v35:
## cordic
module cordic(
        clk_in,
        reset_n,
        ena,
        phase_in,
        phase_out,
        cos_o,
        sin_o
        );
==> flow/config.mk <==
export PLATFORM = sky130hd
export DESIGN_NAME = cordic
export DESIGN_NICKNAME = cordic
export VERILOG_FILES = /design/flow/design.v
export SDC_FILE = /design/flow/constraint.sdc
export NUM_CORES = 4
export LEC_CHECK = 0
export ABC_AREA = 1
export CAP_MARGIN = 20
export CELL_PAD_IN_SITES_DETAIL_PLACEMENT = 0
export CORE_MARGIN = 2
export CORE_UTILIZATION = 70
export CTS_CLUSTER_DIAMETER = 56
export CTS_CLUSTER_SIZE = 72
export GPL_TIMING_DRIVEN = 1
export MIN_ROUTING_LAYER = met1
export PLACE_DENSITY_LB_ADDON = 0.16
export SETUP_SLACK_MARGIN = 0.71
export SLEW_MARGIN = 20
export TNS_END_PERCENT = 5
==> flow/constraint.sdc <==
create_clock -name core_clock -period 2.53 [get_ports {clk_in}]
set_input_delay 0.5060 -clock core_clock [delete_from_list [all_inputs] [get_ports {clk_in}]]
set_output_delay 0.5060 -clock core_clock [all_outputs]
set_load 0.01 [all_outputs]
run.sh (not shown) runs the stock make flow with config.mk's settings and CLKGATE_MAP_FILE=.
v35 got as far as 5_1_grt, where a tool error ended the run.
Changes in v58 relative to v35:
Settings: a deleted SETUP_SLACK_MARGIN that had been 0.71; a deleted MIN_ROUTING_LAYER that had been met1; a deleted CTS_CLUSTER_SIZE that had been 72; a deleted TNS_END_PERCENT that had been 5; a deleted CELL_PAD_IN_SITES_DETAIL_PLACEMENT that had been 0; a deleted PLACE_DENSITY_LB_ADDON that had been 0.16; a deleted GPL_TIMING_DRIVEN that had been 1; a deleted CTS_CLUSTER_DIAMETER that had been 56; a deleted ABC_AREA that had been 1; a change of CORE_UTILIZATION from 70 to 66; a change of the clock period (ns, I/O delays scaled along) from 2.53 to 3.48.
### Flow results
Count of instances resized after the clock tree is built ends up higher on v35.
v35 ended up with simple AND/OR/NAND/NOR gates as its largest family of logic cells by area; v58 ended up with AND-OR/OR-AND gates.
Against v35, v58 reports a setup fix buffers added after clock tree synthesis that is higher.
[compare] base=v35 new=v58: cell count after placement dropped 27%, post-synthesis xor/xnor area fraction climbed 2.8 points, area fraction in full adders, half adders and majority gates climbed 1.1 points.
Of v35 and v58, the run reporting the higher cell area after synthesis was v35.
Diff v58..v35 | worst-case clock buffer depth | unchanged
STATUS run=v58 STAGES=ALL_DONE FINAL_CHECKS=FAILED CAUSE=negative setup slack
### v58 -> v52
Settings: SETUP_SLACK_MARGIN: unset -> 0.81; ABC_AREA: unset -> 1; CORE_UTILIZATION: 66 -> 72; the clock period (ns, I/O delays scaled along): 3.48 -> 3.19.
--- outcome ---
Seen in the log of v52: GRT-0232 during 5_1_grt, after which the run never completed.
Compared with v58, v52 shows a mux contribution to synthesized area that is 1.1 points lower.
Maximum count of clock buffers along a single path came out exactly the same in v52 and v58.
On synthesized cell count: between v52 and v58, it ends up higher for v52.
Final HPWL from detailed placement sits higher in v52 than in v58.
Per the comparison of v52 with v58, post-synthesis share of cell area spent on and-or and or-and gates now sits lower, number of distinct library cells after synthesis fell by 45.
Sort v52 and v58 by post-synthesis sequential area ratio desc -> top: v58
The post-CTS setup buffer count of v52 is higher than that of v58.
Relative to v58, the area figure in the yosys stat output of v52 is higher by 8.5%.
In v52, post-synthesis share of cell area spent on xor and xnor gates is lower than in v58.
--- input diff v52..v56 ---
Settings: a deleted SETUP_SLACK_MARGIN that had been 0.81; an added CORE_ASPECT_RATIO of 0.96; a deleted ABC_AREA that had been 1; a change of CORE_UTILIZATION from 72 to 31; a change of the clock period (ns, I/O delays scaled along) from 3.19 to 5.0.
### Flow results
- Against v52, v56 comes in about 8% lower on netlist area before placement.
- v56: PASS, flow complete, no timing, DRC or antenna violations
- For area reported by Yosys stat, dividing the value from v52 by the value from v56 gives 1.08.
- Diff v56..v52 | clock sink total | unchanged
- Summary — post-synthesis area per instance, v56 relative to v52: higher, by about 24%.
- For the worst setup slack after placement, v56 came in 550 ps higher than v52 did.
- v56 against v52: net count after synthesis down 1483; number of instances in the synthesized netlist down 1483; post-synthesis share of cell area spent on xor and xnor gates up 2.8 points.


The RTL this note starts from:
==> flow/design.v <==
module cordic(
        clk_in,
        reset_n,
        ena,
        phase_in,
        phase_out,
        cos_o,
        sin_o
        );
  parameter dat_width = 16, pha_width =16, pipeline = 10;
  input clk_in, reset_n, ena;
  input [pha_width-1 : 0] phase_in;
  output [pha_width-1 : 0] phase_out;
  output [dat_width-1 : 0] cos_o, sin_o;
  reg [dat_width-1 : 0] x[pipeline :0];
  reg [dat_width-1 : 0] y[pipeline :0];
  reg [pha_width-1 : 0] z[pipeline :0];
  reg [pha_width-1 : 0] phase_tmp[pipeline :0];
  wire [dat_width-1:0] amp;
  wire [pha_width-1:0] atan [32:0];
  assign amp = 32'd1304065887 >>(32-dat_width);       
  assign atan[0] = 32'd536870912 >>(32-pha_width);    
	assign atan[1] = 32'd316933407 >>(32-pha_width);    
	assign atan[2]	= 32'd167458907 >>(32-pha_width);    
	assign atan[3]= 32'd85004756 >>(32-pha_width);      
	assign atan[4]= 32'd42667331 >>(32-pha_width);      
	assign atan[5]= 32'd21354465 >>(32-pha_width);      
	assign atan[6]= 32'd10679838 >>(32-pha_width);      
	assign atan[7]= 32'd5340245 >>(32-pha_width);       
	assign atan[8]= 32'd2670163 >>(32-pha_width);       
	assign atan[9]= 32'd1335087 >>(32-pha_width);       
	assign atan[10]= 32'd667544 >>(32-pha_width);       
	assign atan[11]= 32'd333772 >>(32-pha_width);       
	assign atan[12]= 32'd166886 >>(32-pha_width);       
	assign atan[13]= 32'd83443 >>(32-pha_width);       
	assign atan[14]= 32'd41722 >>(32-pha_width);       
	assign atan[15]= 32'd20861 >>(32-pha_width);       
	assign atan[16]= 32'd10430 >>(32-pha_width);       
	assign atan[17]= 32'd5215 >>(32-pha_width);       
	assign atan[18]= 32'd2608 >>(32-pha_width);       
	assign atan[19]= 32'd1304 >>(32-pha_width);       
	assign atan[20]= 32'd652 >>(32-pha_width);       
	assign atan[21]= 32'd326 >>(32-pha_width);      
	assign atan[22]= 32'd163 >>(32-pha_width);
	assign atan[23]= 32'd81 >>(32-pha_width);
	assign atan[24]= 32'd41 >>(32-pha_width);
	assign atan[25]= 32'd20 >>(32-pha_width);
	assign atan[26]= 32'd10 >>(32-pha_width);
	assign atan[27]= 32'd5 >>(32-pha_width);
	assign atan[28]= 32'd3 >>(32-pha_width);
	assign atan[29]= 32'd1 >>(32-pha_width);
	assign atan[30]= 32'd1 >>(32-pha_width);
	assign atan[31]= 32'd0 >>(32-pha_width);
	assign atan[32]= 32'd0 >>(32-pha_width);
always @(posedge clk_in )
begin
  if( !reset_n )   
  begin
     x[0] <= 0;
      y[0] <= 0;
      z[0] <= 0;
      phase_tmp[0] <=  0;
  end
  else
  begin
      x[0] <= amp;
      y[0] <= 0;
      z[0] <= { 2'b0, phase_in[pha_width-3 : 0]};
      phase_tmp[0] <=  phase_in;                  
  end    
end
genvar i;
  wire [dat_width-1 : 0] x_tmp[pipeline-1 :0];
  wire [dat_width-1 : 0] y_tmp[pipeline-1 :0];
  wire [pha_width-1 : 0] z_tmp[pipeline-1 :0];
generate for(i=1;i<=pipeline;i=i+1) begin:cordic_core  
  cordic_step #(dat_width,pha_width,i) cordic_step_inst(x[i-1],y[i-1],z[i-1],atan[i-1],x_tmp[i-1],y_tmp[i-1],z_tmp[i-1]);
  always @(posedge clk_in)
  begin
   if(!reset_n)
   begin
      x[i] <= 0;
      y[i] <= 0;
      z[i] <= 0;
      phase_tmp[i]<=0;
   end
   else 
   begin             
      x[i] <= x_tmp[i-1];     
      y[i] <= y_tmp[i-1];     
      z[i] <= z_tmp[i-1]; 
      phase_tmp[i] <= phase_tmp[i-1];      
   end        
  end
end
endgenerate
reg [dat_width-1 : 0] cos_o, sin_o;
reg [pha_width-1 : 0] phase_out;
wire [pha_width-1:0] quad_tmp;
wire [1:0] quad;
assign quad_tmp = phase_tmp[pipeline];
assign quad = quad_tmp[pha_width-1: pha_width-2];
wire [dat_width-1 : 0] x_o_wire, y_o_wire;
wire [dat_width-1 : 0] x_o_wire_tmp, y_o_wire_tmp;
assign x_o_wire_tmp = x[pipeline];
assign y_o_wire_tmp = y[pipeline];
assign x_o_wire = x_o_wire_tmp[dat_width-1] ? {(dat_width){1'b0}} : x[pipeline];
assign y_o_wire = y_o_wire_tmp[dat_width-1] ? {(dat_width){1'b0}} : y[pipeline];
always @(posedge clk_in)
begin
  if( !reset_n)
  begin
    cos_o <= 0;
    sin_o <= 0;
    phase_out <= 0;    
  end
  else    
  begin
    case( quad[1:0] )
      2'b00:begin
            cos_o <= x_o_wire; 
            sin_o <= y_o_wire; 
            end
      2'b01:begin
            cos_o <= ~y_o_wire + 1'b1;
            sin_o <= x_o_wire;
            end
      2'b10:begin
            cos_o <= ~x_o_wire + 1'b1;
            sin_o <= ~y_o_wire + 1'b1;
            end
      2'b11:begin
            cos_o <= y_o_wire;
            sin_o <= ~x_o_wire + 1'b1;
            end
      default:begin
            cos_o <= x_o_wire;
            sin_o <= y_o_wire;
            end
    endcase
    phase_out <= phase_tmp[pipeline];
  end
end
endmodule
module cordic_step(
  dat_a,
  dat_b,
  dat_c,
  dat_pha,
  out_a,
  out_b,
  out_c
  );
  parameter dat_width = 16, pha_width = 16, pipe_index = 3;
  input [dat_width-1:0] dat_a, dat_b;
  input [pha_width-1:0] dat_c;
  input [pha_width-1:0] dat_pha;
  output[dat_width-1:0] out_a, out_b;
  output [pha_width-1:0] out_c;
  wire [dat_width:0] out_a_tmp1, out_a_tmp2, out_a_tmp3, out_b_tmp1, out_b_tmp2, out_b_tmp3;
  wire [pha_width-1:0] out_c_tmp1,out_c_tmp2 ;
  wire [1:0] ov_a,ov_b;
generate
  if(pipe_index == 6'b1 )
  begin
    assign out_a_tmp1 = { dat_a[dat_width-1], dat_a} + { dat_b[dat_width-1], dat_b};
    assign out_b_tmp1 = { dat_b[dat_width-1], dat_b} - { dat_a[dat_width-1], dat_a};
    assign out_c_tmp1 = dat_c + dat_pha;
    assign out_a_tmp2 = { dat_a[dat_width-1], dat_a} - { dat_b[dat_width-1], dat_b};
    assign out_b_tmp2 = { dat_b[dat_width-1], dat_b} + { dat_a[dat_width-1], dat_a};
    assign out_c_tmp2 = dat_c - dat_pha;
  end
  else
  begin
     assign out_a_tmp1 = { dat_a[dat_width-1], dat_a} + { { (pipe_index){dat_b[dat_width-1]} }, dat_b[dat_width-1: (pipe_index-1)] } ;
     assign out_b_tmp1 = { dat_b[dat_width-1], dat_b} - { { (pipe_index){dat_a[dat_width-1]} }, dat_a[dat_width-1: (pipe_index-1)] } ;
     assign out_c_tmp1 = dat_c + dat_pha;
     assign out_a_tmp2 = { dat_a[dat_width-1], dat_a} - { { (pipe_index){dat_b[dat_width-1]} }, dat_b[dat_width-1: (pipe_index-1)] } ;
     assign out_b_tmp2 = { dat_b[dat_width-1], dat_b} + { { (pipe_index){dat_a[dat_width-1]} }, dat_a[dat_width-1: (pipe_index-1)] } ;
     assign out_c_tmp2 = dat_c - dat_pha;
  end
  assign out_a_tmp3 = dat_c[pha_width-1] ? out_a_tmp1 :out_a_tmp2;
  assign out_b_tmp3 = dat_c[pha_width-1] ? out_b_tmp1 :out_b_tmp2;
endgenerate
  assign ov_a = out_a_tmp3[dat_width:dat_width-1];
  assign ov_b = out_b_tmp3[dat_width:dat_width-1];
  assign out_a = ~^ ov_a ? (out_a_tmp3[dat_width-1:0]):(ov_a[1] ? {1'b1, {(dat_width-1){1'b0}} } : {1'b0, {(dat_width-1){1'b1}} } );
  assign out_b = ~^ ov_b ? (out_b_tmp3[dat_width-1:0]):(ov_b[1] ? {1'b1, {(dat_width-1){1'b0}} } : {1'b0, {(dat_width-1){1'b1}} } );
  assign out_c = dat_c[pha_width-1] ? out_c_tmp1 :out_c_tmp2;
endmodule
==> flow/config.mk <==
export PLATFORM = sky130hd
export DESIGN_NAME = cordic
export DESIGN_NICKNAME = cordic
export VERILOG_FILES = /design/flow/design.v
export SDC_FILE = /design/flow/constraint.sdc
export NUM_CORES = 4
export LEC_CHECK = 0
export ABC_AREA = 1
export CAP_MARGIN = 20
export CORE_MARGIN = 2
export CORE_UTILIZATION = 72
export MAX_ROUTING_LAYER = met4
export PLACE_DENSITY = 0.65
export SLEW_MARGIN = 20
==> flow/constraint.sdc <==
create_clock -name core_clock -period 3.26 [get_ports {clk_in}]
set_input_delay 0.6520 -clock core_clock [delete_from_list [all_inputs] [get_ports {clk_in}]]
set_output_delay 0.6520 -clock core_clock [all_outputs]
set_load 0.01 [all_outputs]
==> next run, changes <==
Settings changed: CORE_UTILIZATION 72 to 40, MAX_ROUTING_LAYER met4 to unset, PLACE_DENSITY 0.65 to unset, SETUP_SLACK_MARGIN set to -0.1.
Clock period 3.26 ns to 3.84 ns, I/O delays scaled along.
The changed run produced a clean layout.
Die area is higher by 78%.
Non-clock buffer count shrinks by 71.
Wire length drops by 4.9%.
Area after synthesis does not change.
Final cell count rises by 8.2%.
==> next run, changes <==
Settings changed: ABC_AREA 1 to unset, CORE_UTILIZATION 40 to 57, CTS_CLUSTER_SIZE set to 64, SETUP_SLACK_MARGIN -0.1 to 0.95.
Clock period 3.84 ns to 3.48 ns, I/O delays scaled along.
Now the flow produced a layout that fails on setup timing.
Via count decreases by 8.6%.
Global-route usage went up by 7.5 points.
Setup slack loses 0.45 ns.
Wire length fell by about 3.5%.
First-iteration DRC count is lower by about 10%.
==> next run, changes <==
Settings changed: ABC_AREA set to 1, CORE_UTILIZATION 57 to 66, CTS_CLUSTER_SIZE 64 to unset, SETUP_SLACK_MARGIN 0.95 to unset.
Clock period 3.48 ns to 3.19 ns, I/O delays scaled along.
This time the run finished with timing, DRC and antenna clean; hold slack degrades by 0.095 ns; clock-buffer cell count goes down by 12; maximum frequency goes up by about a fifth; design area goes down by a little under a tenth; worst setup slack improves by 0.24 ns; synthesized cell count goes up by a quarter to a third; wire length goes up by a few percent; synthesized area goes up by a little under a tenth.
==> next run, changes <==
Settings changed: CORE_UTILIZATION 66 to 40.
Clock period 3.19 ns to 3.84 ns, I/O delays scaled along.
What happened: The changed run finished with timing, DRC and antenna clean; global-route usage came out lower by 11 points; non-clock buffer count came out lower by 94; register-to-register slack gains 0.25 ns; die size came out higher by 64%; cell area came out lower by 1.6%.
